## pcie_pio_ctrl
module pcie_pio_ctrl (
  input          clk,
  input          reset,
  input          tvalid,
  input  [63:0]  tdata,
  output         tready,
  input  [7:0]   tstrb,
  input  [21:0]  tuser,
  input          tlast,
  output [7:0]   cfg_addr,
  output [31:0]  cfg_wr_data,
  output         cfg_rd_cmd,
  output         cfg_wr_cmd,
  input  [31:0]  cfg_rd_data,
  input          cfg_valid,
  output         fifo0_wr_cmd,
  output [131:0] fifo0_wr_data,
  input          fifo0_empty_flag,
  input          fifo0_full_flag,
  input          fifo0_prog_full_flag,
  input          fifo1_full_flag,
  input          fifo1_empty_flag,
  output         fifo1_rd_cmd,
  input  [131:0] fifo1_rd_data,
  input  [7:0]   cfg_bus_number,
  input  [4:0]   cfg_device_number,
  input  [2:0]   cfg_function_number,
  input          lnk_up,
  input          cfg_to_turnoff,
  output         cfg_to_turnoff_ok,
  output         tx_tvalid,
  output [63:0]  tx_tdata,
  input          tx_tready,
  output [7:0]   tx_tstrb,
  output         tx_tlast
);
  wire [7:0]  a4lm_addr;
  wire [31:0] a4lm_wr_data;
  wire        a4lm_wr_cmd, a4lm_rd_cmd;
  wire        req_compl, tlp_enc_ready;
  wire [2:0]  compl_code;
  wire [2:0]  tenc_tc;
  wire [1:0]  tenc_attr;
  wire [9:0]  tenc_len;
  wire [15:0] tenc_rid;
  wire [7:0]  tenc_tag;
  wire [7:0]  tenc_be;
  wire [12:0] tenc_addr;
  wire [31:0] a4lm_data;
  wire        a4lm_valid;
  wire [1:0]  a4lm_err_code;
  wire        awvalid, awready, wrvalid, wrready, bready, bvalid;
  wire        arvalid, arready, rready, rvalid;
  wire [1:0]  awprot, arprot, bresp;
  wire [7:0]  awaddr, araddr;
  wire [3:0]  wrstrb;
  wire [31:0] wrdata, rdata;
  wire [2:0]  rresp;
  wire        rfwrcmd, rfrdcmd, rf_data_valid, slave_need_rf;
  wire [4:0]  rfrdaddr, rfwraddr;
  wire [31:0] rfwrdata, rfrddata;
  axi_tlp_decoder #(.AXIDATAWIDTH(8)) u_dec (
    .clk(clk), .reset(reset),
    .tvalid(tvalid), .tdata(tdata), .tready(tready), .tstrb(tstrb),
    .tuser(tuser), .tlast(tlast),
    .a4lm_addr(a4lm_addr), .a4lm_wr_data(a4lm_wr_data),
  ...
Size in the first run: about 1400 flip-flops, ~540 I/O pins.
export LEC_CHECK = 0
export CAP_MARGIN = 20
export CORE_MARGIN = 2
export CORE_UTILIZATION = 72
export CTS_CLUSTER_DIAMETER = 400
export CTS_CLUSTER_SIZE = 10
export PLACE_DENSITY_LB_ADDON = 0.08
export SETUP_SLACK_MARGIN = 0.82
export SLEW_MARGIN = 20
create_clock -name core_clock -period 2.81 [get_ports {clk}]
run.sh (not shown) runs the stock make flow with config.mk's settings and CLKGATE_MAP_FILE=.
The baseline did not get past 5_1_grt (ODB-0269).
Edit:
CTS_CLUSTER_DIAMETER = unset   (was 400)
CTS_CLUSTER_SIZE = 14   (was 10)
PLACE_DENSITY = 0.95   (was unset)
PLACE_DENSITY_LB_ADDON = unset   (was 0.08)
SETUP_SLACK_MARGIN = 0.36   (was 0.82)
Effect: The new run aborted during 5_1_grt on ODB-0269. Area after synthesis does not change. Die size stays the same. Synthesized cell count is unchanged.
Edit:
CORE_UTILIZATION = 66   (was 72)
CTS_CLUSTER_SIZE = unset   (was 14)
PLACE_DENSITY = unset   (was 0.95)
SETUP_SLACK_MARGIN = 0.72   (was 0.36)
The new run ran to the end with no violations.
Synthesized area is unchanged.
Synthesized cell count stays the same.
Die size is higher by 9.0%.
Edit:
CORE_UTILIZATION = 72   (was 66)
CTS_CLUSTER_SIZE = 14   (was unset)
SETUP_SLACK_MARGIN = 0.73   (was 0.72)
The new run ran to the end with violations: negative setup slack.
Combinational power fell by 11%.
Core utilization is higher by 3.9 points.
Clock-buffer cell count falls by 16.
Routed wire length climbs by about 3%.
Setup slack is worse by 0.63 ns.
Die size shrinks by about 8%.
Via count grows by about 4.6%.
Power goes down by 0.87%.

---

Setup of run A:
Starting RTL as in the previous note.
## pcie_pio_ctrl
module pcie_pio_ctrl (
  input          clk,
  input          reset,
  input          tvalid,
  input  [63:0]  tdata,
  output         tready,
  input  [7:0]   tstrb,
  input  [21:0]  tuser,
  input          tlast,
  output [7:0]   cfg_addr,
  output [31:0]  cfg_wr_data,
  output         cfg_rd_cmd,
  output         cfg_wr_cmd,
  input  [31:0]  cfg_rd_data,
  input          cfg_valid,
  output         fifo0_wr_cmd,
  output [131:0] fifo0_wr_data,
  input          fifo0_empty_flag,
  input          fifo0_full_flag,
  input          fifo0_prog_full_flag,
  input          fifo1_full_flag,
  input          fifo1_empty_flag,
  output         fifo1_rd_cmd,
  input  [131:0] fifo1_rd_data,
  input  [7:0]   cfg_bus_number,
  input  [4:0]   cfg_device_number,
  input  [2:0]   cfg_function_number,
  input          lnk_up,
  input          cfg_to_turnoff,
  output         cfg_to_turnoff_ok,
  output         tx_tvalid,
  output [63:0]  tx_tdata,
  input          tx_tready,
  output [7:0]   tx_tstrb,
  output         tx_tlast
);
clock: 2.84 ns
lec_check: 0
abc_area: 0
cap_margin: 20
cell_pad_in_sites_detail_placement: 0
core_aspect_ratio: 0.91
core_margin: 2
core_utilization: 64
gpl_timing_driven: 1
place_density: 0.63
setup_slack_margin: 0.72
slew_margin: 20
tns_end_percent: 90
Per the final summary, run A finished and its layout is clean on timing, DRC and antenna.
Input-level comparison between run B and run A:
- GPL_TIMING_DRIVEN no longer set, was 1
- CORE_ASPECT_RATIO no longer set, was 0.91
- CORE_UTILIZATION now 40, was 64
- SETUP_SLACK_MARGIN no longer set, was 0.72
- CELL_PAD_IN_SITES_DETAIL_PLACEMENT no longer set, was 0
- PLACE_DENSITY no longer set, was 0.63
- ABC_AREA no longer set, was 0
- TNS_END_PERCENT no longer set, was 90
- the clock period (ns, I/O delays scaled along) now 5.05, was 2.84
Results
- Run A → run B: mux share of post-synthesis cell area shows no meaningful change, worst setup margin shows an increase of 1.05 ns, register share of the cell area shows an increase of 2.9 points, fraction of area in clock buffers and inverters shows an increase of 0.53 points.
- Looking only at internal power, and setting everything else aside, the lower value of run A and run B goes to run B.
- Total power, run A and run B: lower on run B
- Highest attainable clock frequency ended up 130 MHz lower on run B than on run A.
- Against run A, run B comes in 90 lower on buffer count from post-CTS setup fixing.
- Looking at remaining max-slew budget at the tightest pin across both flows, run B is the weaker of the two, with run A ahead.
- Simple-gate portion of the synthesized area came out exactly the same in run A and run B.
> inputs changed (run B -> run C)
- CORE_UTILIZATION: 40 -> 68
- ABC_AREA: unset -> 1
- the clock period (ns, I/O delays scaled along): 5.05 -> 13.8
--- outcome ---
Diff run B -> run C: global routing usage on met1 moved up, synthesis area per yosys moved up. In terms of largest incremental delay on the critical path, run C and run B differ only marginally. Min global-route usage across run B and run C: run B. Diff run B and run C: iteration tally of the first detailed-router pass higher in run C. There was hardly any difference in worst hold-check slack between run C and run B. Compared run C vs run B, and synthesized instance count is up in run C. [run C] final period utilization fell 30 points relative to run B.
### run C -> run D
- CORE_UTILIZATION now 58, was 68
- ABC_AREA no longer set, was 1
- the clock period (ns, I/O delays scaled along) now 2.95, was 13.8
Comparing run C and run D, non-filler instance count after layout is lower on run D.
Core area: run D > run C
Least setup slack across all paths after layout deteriorates in run D relative to run C.
Changes observed in run D relative to run C: power shows an increase of about 370%; wire length of the first global-routing pass shows a reduction of about 5.5%; area of the mapped netlist shows a reduction of 3.0%; peak per-stage delay on the critical path shows a reduction of 0.15 ns.
In the metrics for run C and run D, the one carrying the higher arrival time reported for the critical path endpoint is run C.
Run D vs run C: floorplan die area up by more than 10%
Comparing run D against run C, there is no change at all in number of enable-type register cells in the synthesized netlist.
The inputs of run E differ from those of run D as listed below.
- CORE_UTILIZATION now 59, was 58
- the clock period (ns, I/O delays scaled along) now 3.27, was 2.95
Results
Worst hold slack: run D and run E compared, lower one is run E. Run D -> run E: met3 track demand over resource in global routing flat. Delta (run E minus run D): number of cells on the critical path shrank by 2; largest net degree at the start of global routing now sits higher. For the period utilization, run E came in 8.4 points lower than run D did. Delta(worst-case register-to-register setup slack, run E - run D) > 0. Against run D as the reference, run E delivers a lower final non-filler cell total. Per the comparison of run E with run D, initial antenna violation count went up; cell count of the worst hold path fell 1; signed area change from the synthesized netlist to the final layout went down by 0.38 points.

---

Starting RTL as in the previous note.
==> flow/config.mk <==
export PLATFORM = sky130hd
export DESIGN_NAME = pcie_pio_ctrl
export DESIGN_NICKNAME = pcie_pio_ctrl
export VERILOG_FILES = /design/flow/design.v
export SDC_FILE = /design/flow/constraint.sdc
export NUM_CORES = 4
export LEC_CHECK = 0
export ABC_AREA = 1
export CAP_MARGIN = 20
export CORE_MARGIN = 2
export CORE_UTILIZATION = 69
export SETUP_SLACK_MARGIN = 0.8
export SLEW_MARGIN = 20
==> flow/constraint.sdc <==
create_clock -name core_clock -period 3.07 [get_ports {clk}]
set_input_delay 0.6140 -clock core_clock [delete_from_list [all_inputs] [get_ports {clk}]]
set_output_delay 0.6140 -clock core_clock [all_outputs]
set_load 0.01 [all_outputs]
Change:
- CORE_UTILIZATION: 69 -> 57
- SETUP_SLACK_MARGIN: 0.8 -> not set
- clock period: 3.07 -> 5.95 ns (I/O delays scaled with it)
=> Via count came out lower by 5.3%. Hold slack improves by 0.32 ns. Die area came out higher by 21%. First-iteration DRC count came out lower by 29%. Non-clock buffer count came out lower by 87. Total power came out lower by 47%. Global-route usage came out lower by 6.8 points. Clock power came out lower by 45%. Cell count came out higher by 1.8%.
Change:
- ABC_AREA: 1 -> not set
- CORE_UTILIZATION: 57 -> 59
- clock period: 5.95 -> 4.52 ns (I/O delays scaled with it)
- total power rose by 30%
- global-route usage fell by 0.76 points
- via count fell by 17%
- synthesized area fell by 3.0%
- first-iteration DRC count fell by 24%
- routed wire length fell by 9.4%
- clock skew stays flat

---

juniper:
Starting RTL as in the previous note.
export LEC_CHECK = 0
export ABC_AREA = 0
export CAP_MARGIN = 20
export CELL_PAD_IN_SITES_DETAIL_PLACEMENT = 0
export CORE_ASPECT_RATIO = 0.91
export CORE_MARGIN = 2
export CORE_UTILIZATION = 70
export CTS_CLUSTER_DIAMETER = 57
export CTS_CLUSTER_SIZE = 41
export GPL_TIMING_DRIVEN = 1
export HOLD_SLACK_MARGIN = -0.1
export PLACE_DENSITY = 0.63
export SETUP_SLACK_MARGIN = 0.69
export SLEW_MARGIN = 20
export TNS_END_PERCENT = 90
create_clock -name core_clock -period 2.84 [get_ports {clk}]
Looking at the reports, juniper completed the entire flow and the layout it produced met the timing, DRC and antenna checks.
For tundra, these inputs were changed with respect to juniper:
diff --git a/flow/config.mk b/flow/config.mk
--- a/flow/config.mk
+++ b/flow/config.mk
@@ -11 +11 @@
-export CORE_ASPECT_RATIO = 0.91
+export CORE_ASPECT_RATIO = 1.67
@@ -13,3 +13,2 @@
-export CORE_UTILIZATION = 70
-export CTS_CLUSTER_DIAMETER = 57
-export CTS_CLUSTER_SIZE = 41
+export CORE_UTILIZATION = 72
+export CTS_CLUSTER_DIAMETER = 66
@@ -17,2 +16 @@
-export HOLD_SLACK_MARGIN = -0.1
-export PLACE_DENSITY = 0.63
+export HOLD_SLACK_MARGIN = 0.29
==> flow/constraint.sdc <==
create_clock -name core_clock -period 2.87 [get_ports {clk}]
set_input_delay 0.5740 -clock core_clock [delete_from_list [all_inputs] [get_ports {clk}]]
set_output_delay 0.5740 -clock core_clock [all_outputs]
set_load 0.01 [all_outputs]
Notes after the runs:
[tundra] flow finished | final checks: failed | reasons: negative setup slack
tundra: sequential share of layout area is 0.55 points lower than what juniper reported.
Number of cells after detailed placement: juniper vs tundra, no meaningful difference
Against juniper as the reference, tundra delivers a higher clock-buffer cell count.
Summary — global-route track usage on met3, tundra relative to juniper: higher, by 5.7 points.
The power of tundra was inferior to that of juniper.
tundra vs juniper, slowest cell on the critical path: a22oi_1 vs or4_4
From tundra to juniper, yosys-reported design area after synthesis did not move at all.
Inputs modified between tundra and yarrow:
==> flow/config.mk <==
export PLATFORM = sky130hd
export DESIGN_NAME = pcie_pio_ctrl
export DESIGN_NICKNAME = pcie_pio_ctrl
export VERILOG_FILES = /design/flow/design.v
export SDC_FILE = /design/flow/constraint.sdc
export NUM_CORES = 4
export LEC_CHECK = 0
export CAP_MARGIN = 20
export CORE_MARGIN = 2
export CORE_UTILIZATION = 72
export SETUP_SLACK_MARGIN = -0.16
export SLEW_MARGIN = 20
==> flow/constraint.sdc <==
create_clock -name core_clock -period 3.06 [get_ports {clk}]
set_input_delay 0.6120 -clock core_clock [delete_from_list [all_inputs] [get_ports {clk}]]
set_output_delay 0.6120 -clock core_clock [all_outputs]
set_load 0.01 [all_outputs]
Every stage of the flow completed for yarrow, and the final layout passed the timing, DRC and antenna checks. Relative to tundra, global-route usage has decreased by 7.0 points in yarrow. In the metrics for yarrow and tundra, the one carrying the lower wire length after detailed routing is yarrow. Setup slack: yarrow more than tundra. As far as die size is concerned, yarrow and tundra perform about the same. Changes observed in yarrow relative to tundra: total clock buffers created by CTS now larger; count of clock-buffer cells in the layout now larger. Number of antenna violations at the first check in global routing in yarrow is 29 lower than in tundra. Cmp yarrow vs tundra: power density over the cells higher in yarrow. [compare] base=tundra new=yarrow: number of I/O pins ~0 delta; largest net degree at the start of global routing +28.
Inputs modified between yarrow and harbor:
diff --git a/flow/config.mk b/flow/config.mk
--- a/flow/config.mk
+++ b/flow/config.mk
@@ -11 +11,3 @@
-export SETUP_SLACK_MARGIN = -0.16
+export CTS_CLUSTER_DIAMETER = 396
+export CTS_CLUSTER_SIZE = 20
+export SETUP_SLACK_MARGIN = 0.41
==> comparison <==
In the final reports, the cell area of harbor is smaller than that of yarrow.
When harbor is measured against yarrow, its total of cells resized after clock tree synthesis turns out 16 higher.
Going from yarrow to harbor, overall power shrank by more than 10%.
Synthesized cell area: harbor vs yarrow — no meaningful difference
Summary of harbor over yarrow: clock slew seen by the registers of the worst setup and hold paths rose by 0.03 ns, proportion of cell area occupied by registers rose by 1.6 points, area share of xor/xnor cells in the synthesized design stayed essentially flat.
Diff yarrow -> harbor | final worst setup slack | increase of 0.27 ns
Slew at the pin closest to its max-slew limit: harbor lower than yarrow
Route | harbor vs yarrow | wire shorter in harbor
Per the final summary, harbor finished and its layout is clean on timing, DRC and antenna.
Between yarrow and harbor, the source-to-sink clock delay at the later pin of the worst-skew pair is lower for harbor.
Changes in violet relative to harbor:
diff --git a/flow/config.mk b/flow/config.mk
--- a/flow/config.mk
+++ b/flow/config.mk
@@ -10,4 +10 @@
-export CORE_UTILIZATION = 72
-export CTS_CLUSTER_DIAMETER = 396
-export CTS_CLUSTER_SIZE = 20
-export SETUP_SLACK_MARGIN = 0.41
+export CORE_UTILIZATION = 19
==> flow/constraint.sdc <==
create_clock -name core_clock -period 13.8 [get_ports {clk}]
set_input_delay 2.7600 -clock core_clock [delete_from_list [all_inputs] [get_ports {clk}]]
set_output_delay 2.7600 -clock core_clock [all_outputs]
set_load 0.01 [all_outputs]
Findings:
violet against harbor: final cell count now sits higher, insertion delay to the later sink of the worst-skew pair now sits higher, register share of total power now sits lower.
| design area | violet vs harbor | 5400 um2 higher |
Edits applied to the flow inputs when going from violet to amber:
diff --git a/flow/config.mk b/flow/config.mk
--- a/flow/config.mk
+++ b/flow/config.mk
@@ -7,0 +8 @@
+export ABC_AREA = 1
@@ -10 +11 @@
-export CORE_UTILIZATION = 19
+export CORE_UTILIZATION = 70
==> flow/constraint.sdc <==
create_clock -name core_clock -period 13.2 [get_ports {clk}]
set_input_delay 2.6400 -clock core_clock [delete_from_list [all_inputs] [get_ports {clk}]]
set_output_delay 2.6400 -clock core_clock [all_outputs]
set_load 0.01 [all_outputs]
[summary]
Route | amber vs violet | wire shorter in amber
Cell area: amber < violet
Yosys-reported design area after synthesis (amber vs. violet) increases by a few percent
Having completed the whole flow, amber delivered a layout that passed the timing, DRC and antenna checks.
The library cell contributing the largest single delay on the critical path comes out o21ai_2 in one run and nor2_4 in the other, namely in violet and amber respectively.
Re global placer's final weighted congestion: violet was lower than amber.
No activity file was given, so power comes from the tool's default toggle rates.
